==> 03-19 <==
==> flow/design.v <==
module APB_MASTER(PCLK,PRESETn,PREADY,ST,WEN,APB_WADRS,APB_RADRS,APB_WDATA,PRDATA,PSEL,PLSVERR,PENABLE,PWRITE,PADDR,PWDATA,APB_RDATA_OUT);
input ST,WEN;
input [8:0] APB_WADRS,APB_RADRS;
input [7:0] APB_WDATA;
output [7:0] APB_RDATA_OUT;
input PCLK,PRESETn,PREADY;
input [7:0] PRDATA;
output reg PSEL,PLSVERR;
output reg PENABLE,PWRITE;
output reg [8:0] PADDR;
output reg [7:0] PWDATA;
reg [1:0] PS,NS;
localparam  IDLE=2'b00,
            SETUP=2'b01,
            ACCESS=2'b10;
reg setup_error;
reg invalid_setup_error;
reg [7:0] rdata;
assign APB_RDATA_OUT = rdata;
always @(posedge PCLK)
begin
    if(!PRESETn)
        PS<=IDLE;
    else
        PS<=NS;
end
always @(*)
begin
    case(PS)
        IDLE:
        begin
            if(ST)
            begin
                NS=SETUP;
            end
            else
            begin
                NS=IDLE;
            end
        end
        SETUP:
        begin
            NS=ACCESS;
        end
        ACCESS:
        begin
            if(!PREADY)
                NS=ACCESS;
            else
            begin
                if(ST)
                    NS=SETUP;
                else
                    NS=IDLE;
            end
        end
        default:NS=IDLE;
    endcase
end
always @(posedge PCLK)
begin
    if(!PRESETn)
    begin
        PSEL     <= 0;
        PENABLE  <= 0;
        PWRITE   <= 0;
        PADDR    <= 0;
        PWDATA   <= 0;
    end
    else
    case(NS)
        IDLE:
        begin
            PSEL     <= 0;
            PENABLE  <= 0;
            PWRITE   <= 0;
            PADDR    <= 0;
            PWDATA   <= 0;
        end
        SETUP:
        begin
            PSEL    <= 1;
            PENABLE <= 0;
            PWRITE  <= WEN;
            PADDR   <= WEN ? APB_WADRS : APB_RADRS;
            PWDATA  <= APB_WDATA;
        end
        ACCESS:
        begin
            PSEL    <= 1;
            PENABLE <= 1;
        end
        default:
        begin
            PSEL     <= 0;
            PENABLE  <= 0;
            PWRITE   <= 0;
            PADDR    <= 0;
            PWDATA   <= 0;
        end
    endcase
end
always @(posedge PCLK)
begin
    if(!PRESETn)
        rdata <= 0;
    else if (PS == ACCESS && !PWRITE && PREADY)
        rdata <= PRDATA;
end
always @(*)
begin
    if (PADDR > 9'h03F)
        setup_error = 1'b1;
    else
        setup_error = 1'b0;
    invalid_setup_error = setup_error;
end
always @(posedge PCLK)
begin
    if(!PRESETn)
        PLSVERR <= 0;
    else
        PLSVERR <= invalid_setup_error;
end
endmodule
module APB_SLAVE(
 input PCLK,PRESETn,
 input PSEL,PENABLE,PWRITE,
 input [7:0]PADDR,PWDATA,
 output [7:0]PRDATA,
 output reg PREADY );
reg [7:0] mem [0:63];
assign PRDATA = (PADDR < 8'd64) ? mem[PADDR[5:0]] : 8'h00;
always @(*)
begin
 if(!PRESETn)
      PREADY = 0;
 else if(PSEL && PENABLE)
      PREADY = 1;
 else
      PREADY = 0;
end
always @(posedge PCLK)
begin
 if(PREADY && PWRITE && (PADDR < 8'd64))
      mem[PADDR[5:0]] <= PWDATA;
end
endmodule
module APB_TOP(
    input PCLK, PRESETn,
    input ST, WEN,
    input [8:0] APB_WADRS, APB_RADRS,
    input [7:0] APB_WDATA,
    output [7:0] APB_RDATA_OUT,
    output PSLVERR
);
    wire PSEL, PENABLE, PWRITE, PREADY;
    wire [8:0] PADDR;
    wire [7:0] PWDATA, PRDATA;
    APB_MASTER MASTER_INST (
        .PCLK(PCLK),
        .PRESETn(PRESETn),
        .PREADY(PREADY),
        .ST(ST),
        .WEN(WEN),
        .APB_WADRS(APB_WADRS),
        .APB_RADRS(APB_RADRS),
        .APB_WDATA(APB_WDATA),
        .PRDATA(PRDATA),
        .PSEL(PSEL),
        .PLSVERR(PSLVERR),
        .PENABLE(PENABLE),
        .PWRITE(PWRITE),
        .PADDR(PADDR),
        .PWDATA(PWDATA),
        .APB_RDATA_OUT(APB_RDATA_OUT)
    );
    APB_SLAVE SLAVE_INST (
        .PCLK(PCLK),
        .PRESETn(PRESETn),
        .PSEL(PSEL),
        .PENABLE(PENABLE),
        .PWRITE(PWRITE),
        .PADDR(PADDR[7:0]),  
        .PWDATA(PWDATA),
        .PRDATA(PRDATA),
        .PREADY(PREADY)
    );
endmodule
==> flow/run.sh <==
#!/bin/bash
# the make line also repeats each setting of config.mk as NAME=value (left out here)
make -C /OpenROAD-flow-scripts/flow DESIGN_CONFIG=/design/flow/config.mk WORK_HOME=/design/flow/orfs CLKGATE_MAP_FILE= finish
==> flow/config.mk <==
export PLATFORM = sky130hd
export DESIGN_NAME = APB_TOP
export DESIGN_NICKNAME = APB_TOP
export VERILOG_FILES = /design/flow/design.v
export SDC_FILE = /design/flow/constraint.sdc
export NUM_CORES = 4
export LEC_CHECK = 0
export ABC_AREA = 0
export CAP_MARGIN = 5
export CELL_PAD_IN_SITES_DETAIL_PLACEMENT = 2
export CORE_MARGIN = 2
export CORE_UTILIZATION = 46
export CTS_CLUSTER_DIAMETER = 294
export GPL_ROUTABILITY_DRIVEN = 0
export HOLD_SLACK_MARGIN = -0.1
export MIN_ROUTING_LAYER = met1
export SETUP_SLACK_MARGIN = 1.0
export SLEW_MARGIN = 20
export TNS_END_PERCENT = 5
==> flow/constraint.sdc <==
create_clock -name core_clock -period 2.7 [get_ports {PCLK}]
set_input_delay 0.5400 -clock core_clock [delete_from_list [all_inputs] [get_ports {PCLK}]]
set_output_delay 0.5400 -clock core_clock [all_outputs]
set_load 0.01 [all_outputs]
==> 05-18 (differences from 03-19) <==
ABC_AREA = not set   (was 0)
CAP_MARGIN = 20   (was 5)
CELL_PAD_IN_SITES_DETAIL_PLACEMENT = not set   (was 2)
CORE_UTILIZATION = 13   (was 46)
CTS_CLUSTER_DIAMETER = not set   (was 294)
GPL_ROUTABILITY_DRIVEN = not set   (was 0)
HOLD_SLACK_MARGIN = not set   (was -0.1)
MIN_ROUTING_LAYER = not set   (was met1)
TNS_END_PERCENT = not set   (was 5)
==> flow/constraint.sdc (replaced) <==
create_clock -name core_clock -period 3.19 [get_ports {PCLK}]
set_input_delay 0.6380 -clock core_clock [delete_from_list [all_inputs] [get_ports {PCLK}]]
set_output_delay 0.6380 -clock core_clock [all_outputs]
set_load 0.01 [all_outputs]
==> ci_impl_report.md <==
## PnR job results

| Metric | Value |
|---|---|
| Status | `no timing/DRC/antenna violations` |
| Worst setup path end | `MASTER_INST.rdata[5]$_SDFFE_PN0P_` |
| FF-to-FF End | `MASTER_INST.rdata[5]$_SDFFE_PN0P_` |
| Well Taps | `2,175` |
| Total Nets Final | `1,291` |
Source of the figures above: 05-18

==> ci_impl_report.md <==
## PnR job results

| Metric | Value |
|---|---|
| Well Taps | `600` |
| Layout check faults | `setup timing` |
| Worst setup margin | `-0.0245 ns` |
| Worst setup path end | `MASTER_INST.rdata[4]$_SDFFE_PN0P_` |
| WHS Path Cells | `3` |
| Status | `failed layout checks` |
| Final setup fails | `1` |
| Clk pwr | `8.32 mW` |
Source of the figures above: 03-19


* * *

==> job 3794 <==
Starts from the design.v that is shown in full above.
clock: 2.12 ns
lec_check: 0
cap_margin: 10
core_margin: 2
core_utilization: 70
cts_cluster_size: 27
hold_slack_margin: -0.1
setup_slack_margin: 0.55
slew_margin: 20
run.sh (not shown) runs the stock make flow with config.mk's settings and CLKGATE_MAP_FILE=.
==> inputs of job 707, as changes to job 3794 <==
CAP_MARGIN = 5   (was 10)
CELL_PAD_IN_SITES_DETAIL_PLACEMENT = 2   (was not set)
CORE_UTILIZATION = 46   (was 70)
CTS_CLUSTER_SIZE = not set   (was 27)
GPL_ROUTABILITY_DRIVEN = 0   (was not set)
HOLD_SLACK_MARGIN = not set   (was -0.1)
MIN_ROUTING_LAYER = met2   (was not set)
SETUP_SLACK_MARGIN = 1.0   (was 0.55)
TNS_END_PERCENT = 5   (was not set)
==> flow/constraint.sdc (replaced) <==
create_clock -name core_clock -period 2.7 [get_ports {PCLK}]
set_input_delay 0.5400 -clock core_clock [delete_from_list [all_inputs] [get_ports {PCLK}]]
set_output_delay 0.5400 -clock core_clock [all_outputs]
set_load 0.01 [all_outputs]
==> inputs of job 1761, as changes to job 3794 <==
CAP_MARGIN = 20   (was 10)
CORE_UTILIZATION = 40   (was 70)
CTS_CLUSTER_SIZE = not set   (was 27)
HOLD_SLACK_MARGIN = not set   (was -0.1)
SETUP_SLACK_MARGIN = 1.0   (was 0.55)
==> flow/constraint.sdc (replaced) <==
create_clock -name core_clock -period 2.47 [get_ports {PCLK}]
set_input_delay 0.4940 -clock core_clock [delete_from_list [all_inputs] [get_ports {PCLK}]]
set_output_delay 0.4940 -clock core_clock [all_outputs]
set_load 0.01 [all_outputs]
==> impl_metrics.toml <==
# generated from flow reports
[floorplanning]
chipArea_um2 = 55000
die_y_um = 235
rows = 84
die-width_um = 235
coreArea_um2 = 52600

[place]
place_area_um2 = 24000
dp_hpwl_um = 31900
dp_cells = 1864
io_buffers = 38
routabilityCongestion = 0.854
dp_worst_setup_slack_ns = -0.458

[run_status]
so_faults = "setup timing"
status = "failed layout checks"

[clock_tree]
cts_buffers = 56
postCtsSetupBuffers = 22
post_cts_resize_count = 103

[final_timing]
setup_viol = 3
setup_ws_ns = -0.0129
tightest_slew_ns = 1.11

[job]
warnings = 30

[logic_synthesis]
syn-instance-count = 1085
The numbers above come from job 1761.

==> impl_metrics.toml <==
# generated from flow reports
[place]
dp_hpwl_um = 42500
dp_worst_setup_slack_ns = -0.720

[run_status]
so_faults = "setup timing"
status = "failed layout checks"

[floorplanning]
die_y_um = 219

[clock_tree]
cts_buffers = 58

[final_timing]
setup_ws_ns = -0.340
setup_viol = 4

[logic_synthesis]
syn-instance-count = 1085

[job]
warnings = 30
The numbers above come from job 707.

==> impl_metrics.toml <==
# physical design summary
[run_status]
status = "aborted with a tool error"
haltStage = "global routing (5_1_grt)"
error_line = "[ERROR DPL-0033] detailed placement checks failed during check placement."

[place]
io_buffers = 38
dp_hpwl_um = 32900
place_area_um2 = 24300
dp_worst_setup_slack_ns = -0.934
dp_cells = 1635

[floorplanning]
chipArea_um2 = 31800
coreArea_um2 = 29800
die-width_um = 178
rows = 63

[logic_synthesis]
syn-instance-count = 1085
ys_chip_area_um2 = 21300
ys_types = 38
top_logic_kind = "multiplexers"

[clock_tree]
cts_buffers = 52
postCtsSetupBuffers = 40
post_cts_resize_count = 173
The numbers above come from job 3794.

Power is estimated from default activity; no workload was simulated.
